==> wip/sierra: inputs <==
## AYUMU
module AYUMU(
	input CLK,
	input RST,
	input [31:0] INPUT,
	output [31:0] OUTPUT,
	output [15:0] IADDR,
	input [15:0] IDATA
);
reg [4:0] CLKS;
always @(posedge CLK) begin
	if (RST)
		CLKS <= 5'b00001;
	else begin
		case (CLKS)
			5'b00001: CLKS <= 5'b00010;
			5'b00010: CLKS <= 5'b00100;
			5'b00100: CLKS <= 5'b01000;
			5'b01000: CLKS <= 5'b10000;
			5'b10000: CLKS <= 5'b00001;
			default: CLKS <= 5'b00001;
		endcase
	end
end
wire EN_DC  = CLKS[0];
wire EN_EX  = CLKS[1];
wire EN_MEM = CLKS[2];
wire EN_WB  = CLKS[3];
wire EN_FT  = CLKS[4];
reg F_FLAG;
always @(posedge CLK) begin
	if (RST)
		F_FLAG <= 1'b0;
	else if (EN_EX)
		F_FLAG <= F_OUT;
end
wire [15:0] NEXT;
wire [15:0] ADDR;
wire [15:0] COMMAND;
wire [3:0] CAL;
wire [1:0] MODE;
wire [7:0] IM;
wire [3:0] REG_A_ADDR;
wire [3:0] REG_B_ADDR;
wire [3:0] REG_O_ADDR;
wire [1:0] REG_O_TYPE;
wire [1:0] JUMP_MODE;
wire REG_WRITE;
wire [1:0] SEL;
wire MEM_WRITE;
wire INOUT_FLAG;
wire [127:0] REG_R;
wire [63:0] REG_IO;
wire [63:0] REG_INT;
wire [7:0] REG_A;
wire [7:0] REG_B;
wire [7:0] INT_FLAG_OUT;
wire [7:0] ALU_OUT;
wire C_OUT;
wire F_OUT;
wire [7:0] DATA;
wire INT_PROCESS;
wire INT_TAKE = (INT_FLAG_OUT != 8'b0) & !INT_PROCESS;
assign OUTPUT[31:0] = REG_IO[31:0];
assign IADDR = ADDR;
assign COMMAND = IDATA;
PC PC(.CLK(CLK), .RST(RST), .EN(EN_FT), .NEXT(NEXT), .ADDR(ADDR));
DECODER DECODER(.COMMAND(COMMAND), .CAL(CAL), .MODE(MODE), .IM(IM), .REG_A(REG_A_ADDR), .REG_B(REG_B_ADDR),
															 .REG_O(REG_O_ADDR), .REG_O_TYPE(REG_O_TYPE), .JUMP_MODE(JUMP_MODE), .REG_WRITE(REG_WRITE),
															 .SEL(SEL), .MEM_WRITE(MEM_WRITE), .INOUT_FLAG(INOUT_FLAG));
REG_DC REG_DC(.CLK(CLK), .EN(EN_DC), .REG_R(REG_R), .SEL(SEL), .REG_A_ADDR(REG_A_ADDR),
													.REG_B_ADDR(REG_B_ADDR), .REG_O_ADDR(REG_O_ADDR), .IM(IM), .REG_A(REG_A), .REG_B(REG_B));
  ...
clock: 3.86 ns
lec_check: 0
cap_margin: 20
cell_pad_in_sites_detail_placement: 0
core_margin: 3
core_utilization: 72
max_routing_layer: met4
min_routing_layer: met1
setup_slack_margin: -0.27
slew_margin: 20
tns_end_percent: 100
run.sh (not shown) runs the stock make flow with config.mk's settings and CLKGATE_MAP_FILE=.
==> wip/yarrow (differences from wip/sierra) <==
--- a/flow/config.mk
+++ b/flow/config.mk
@@ -9,8 +9,9 @@
 export CELL_PAD_IN_SITES_DETAIL_PLACEMENT = 0
 export CORE_MARGIN = 3
 export CORE_UTILIZATION = 72
+export CTS_CLUSTER_SIZE = 31
 export MAX_ROUTING_LAYER = met4
 export MIN_ROUTING_LAYER = met1
-export SETUP_SLACK_MARGIN = -0.27
+export SETUP_SLACK_MARGIN = 1.13
 export SLEW_MARGIN = 20
 export TNS_END_PERCENT = 100
==> flow/constraint.sdc (replaced) <==
create_clock -name core_clock -period 3.91 [get_ports {CLK}]
set_input_delay 0.7820 -clock core_clock [delete_from_list [all_inputs] [get_ports {CLK}]]
set_output_delay 0.7820 -clock core_clock [all_outputs]
set_load 0.01 [all_outputs]
==> metrics.txt <==
# HELP chip_impl_metric Flow report values
# TYPE chip_impl_metric gauge
chip_impl_metric{name="placed_instance_area",unit="um2"} 122000
chip_impl_info{name="failing_step",value="clock tree synthesis (4_1_cts)"} 1
chip_impl_metric{name="dp_hpwl",unit="um"} 206000
chip_impl_metric{name="synth-seq-area-share",unit="%"} 67.9
chip_impl_metric{name="io_buffer_count",unit=""} 97
chip_impl_metric{name="gp_congestion",unit=""} 1.02
chip_impl_info{name="outcome",value="stopped before the end"} 1
chip_impl_info{name="topCellsByArea",value="edfxtp_1 (65%), mux4_2 (14%), dfxtp_1 (3.2%), nor2_1 (2.9%), mux2i_1 (2.8%)"} 1
chip_impl_metric{name="place_inst",unit=""} 9286
chip_impl_metric{name="synth.yosys.chip_area",unit="um2"} 113000
chip_impl_info{name="toolErrorMsg",value="[ERROR DPL-0033] detailed placement checks failed during check placement."} 1
chip_impl_metric{name="place_worst_setup_slack",unit="ns"} -0.569
chip_impl_metric{name="postSynthCellCount",unit=""} 6659
The numbers above come from wip/yarrow.

==> metrics.txt <==
# HELP chip_impl_metric Flow report values
# TYPE chip_impl_metric gauge
chip_impl_info{name="outcome",value="stopped before the end"} 1
chip_impl_info{name="failing_step",value="global routing (5_1_grt)"} 1
chip_impl_info{name="toolErrorMsg",value="[ERROR DPL-0033] detailed placement checks failed during check placement."} 1
chip_impl_metric{name="placed_instance_area",unit="um2"} 122000
chip_impl_metric{name="synth.yosys.chip_area",unit="um2"} 113000
chip_impl_metric{name="place_worst_setup_slack",unit="ns"} -0.688
chip_impl_metric{name="postSynthCellCount",unit=""} 6659
chip_impl_metric{name="place_inst",unit=""} 9306
chip_impl_metric{name="dp_hpwl",unit="um"} 206000
chip_impl_info{name="topCellsByArea",value="edfxtp_1 (65%), mux4_2 (14%), dfxtp_1 (3.2%), nor2_1 (2.9%), mux2i_1 (2.8%)"} 1
chip_impl_metric{name="synth-seq-area-share",unit="%"} 67.9
The numbers above come from wip/sierra.


---

==> zinc: inputs <==
AYUMU again, from the RTL that the note above started with.
==> flow/config.mk <==
export PLATFORM = sky130hd
export DESIGN_NAME = AYUMU
export DESIGN_NICKNAME = AYUMU
export VERILOG_FILES = /design/flow/design.v
export SDC_FILE = /design/flow/constraint.sdc
export NUM_CORES = 4
export LEC_CHECK = 0
export ABC_AREA = 1
export CAP_MARGIN = 20
export CELL_PAD_IN_SITES_GLOBAL_PLACEMENT = 2
export CORE_ASPECT_RATIO = 1.61
export CORE_MARGIN = 2
export CORE_UTILIZATION = 40
export CTS_CLUSTER_SIZE = 77
export GPL_TIMING_DRIVEN = 0
export MAX_ROUTING_LAYER = met4
export PLACE_DENSITY_LB_ADDON = 0.17
export SETUP_SLACK_MARGIN = 1.61
export SLEW_MARGIN = 20
export TNS_END_PERCENT = 35
==> flow/constraint.sdc <==
create_clock -name core_clock -period 9.12 [get_ports {CLK}]
set_input_delay 1.8240 -clock core_clock [delete_from_list [all_inputs] [get_ports {CLK}]]
set_output_delay 1.8240 -clock core_clock [all_outputs]
set_load 0.01 [all_outputs]
==> sierra: changes against zinc <==
Settings changed: ABC_AREA 1 to not set, CELL_PAD_IN_SITES_GLOBAL_PLACEMENT 2 to not set, CORE_ASPECT_RATIO 1.61 to not set, CTS_CLUSTER_SIZE 77 to 70, GPL_TIMING_DRIVEN 0 to not set, PLACE_DENSITY_LB_ADDON 0.17 to not set, SETUP_SLACK_MARGIN 1.61 to not set, TNS_END_PERCENT 35 to not set.
==> flow/constraint.sdc (replaced) <==
create_clock -name core_clock -period 6.0 [get_ports {CLK}]
set_input_delay 1.2000 -clock core_clock [delete_from_list [all_inputs] [get_ports {CLK}]]
set_output_delay 1.2000 -clock core_clock [all_outputs]
set_load 0.01 [all_outputs]
==> umber: changes against zinc <==
Settings changed: ABC_AREA 1 to not set, CELL_PAD_IN_SITES_DETAIL_PLACEMENT set to 2, CELL_PAD_IN_SITES_GLOBAL_PLACEMENT 2 to 1, CORE_MARGIN 2 to 5, CORE_UTILIZATION 40 to 15, CTS_CLUSTER_DIAMETER set to 309, CTS_CLUSTER_SIZE 77 to not set, GPL_ROUTABILITY_DRIVEN set to 1, GPL_TIMING_DRIVEN 0 to not set, PLACE_DENSITY_LB_ADDON 0.17 to 0.02, SETUP_SLACK_MARGIN 1.61 to -0.08, SLEW_MARGIN 20 to 0, TNS_END_PERCENT 35 to not set.
==> flow/constraint.sdc (replaced) <==
create_clock -name core_clock -period 6.09 [get_ports {CLK}]
set_input_delay 1.2180 -clock core_clock [delete_from_list [all_inputs] [get_ports {CLK}]]
set_output_delay 1.2180 -clock core_clock [all_outputs]
set_load 0.01 [all_outputs]
==> tundra: changes against zinc <==
Settings changed: CELL_PAD_IN_SITES_GLOBAL_PLACEMENT 2 to not set, CORE_ASPECT_RATIO 1.61 to not set, CORE_UTILIZATION 40 to 72, CTS_CLUSTER_DIAMETER set to 387, CTS_CLUSTER_SIZE 77 to 15, GPL_TIMING_DRIVEN 0 to not set, MAX_ROUTING_LAYER met4 to not set, PLACE_DENSITY set to 0.4, PLACE_DENSITY_LB_ADDON 0.17 to not set, SETUP_SLACK_MARGIN 1.61 to 0.33, TNS_END_PERCENT 35 to not set.
==> flow/constraint.sdc (replaced) <==
create_clock -name core_clock -period 3.83 [get_ports {CLK}]
set_input_delay 0.7660 -clock core_clock [delete_from_list [all_inputs] [get_ports {CLK}]]
set_output_delay 0.7660 -clock core_clock [all_outputs]
set_load 0.01 [all_outputs]
==> qor summary <==
quantity	umber	zinc	tundra	sierra
Worst path most repeated cell	-	sky130_fd_sc_hd__nand2_1	sky130_fd_sc_hd__nand2_1	sky130_fd_sc_hd__inv_1
Final critical-path share of the clock period	92.2%	83.5%	110%	84.7%
Final-layout clock buffer total	430	288	232	363
Cells after Synth	6,659	10,818	10,818	6,659
Cell Pwr Density	362 nW/um^2	258 nW/um^2	549 nW/um^2	368 nW/um^2
Launch instance of the worst register-to-register path	REG_DC.REG_A[6]	REG_DC.REG_A[1]	REG_DC.REG_A[2]	REG_DC.REG_B[2]
Max stage delay cell, worst path	sky130_fd_sc_hd__fa_1	sky130_fd_sc_hd__nor2_1	sky130_fd_sc_hd__fa_1	sky130_fd_sc_hd__edfxtp_1
Worst slew margin relative to its limit	23.6%	13.0%	11.8%	18.3%
Yosys-reported design area after synthesis	113,000 um^2	115,000 um^2	115,000 um^2	113,000 um^2
Fraction of synthesized cell area taken by the top area cell type	64.7%	63.6%	63.6%	64.7%
Run status	timing/DRC/antenna clean	timing/DRC/antenna clean	finished with violations	timing/DRC/antenna clean
Violated checks	-	-	negative setup slack	-
Setup repair after global routing missed its margin	no	no	yes	no
Number of H-tree branching levels	5	4	4	5
Sequential group share of total power	41.4%	40.4%	46.5%	45.0%
Worst hold-check slack	0.463 ns	0.462 ns	0.461 ns	0.456 ns
No activity file was given, so power comes from the tool's default toggle rates.
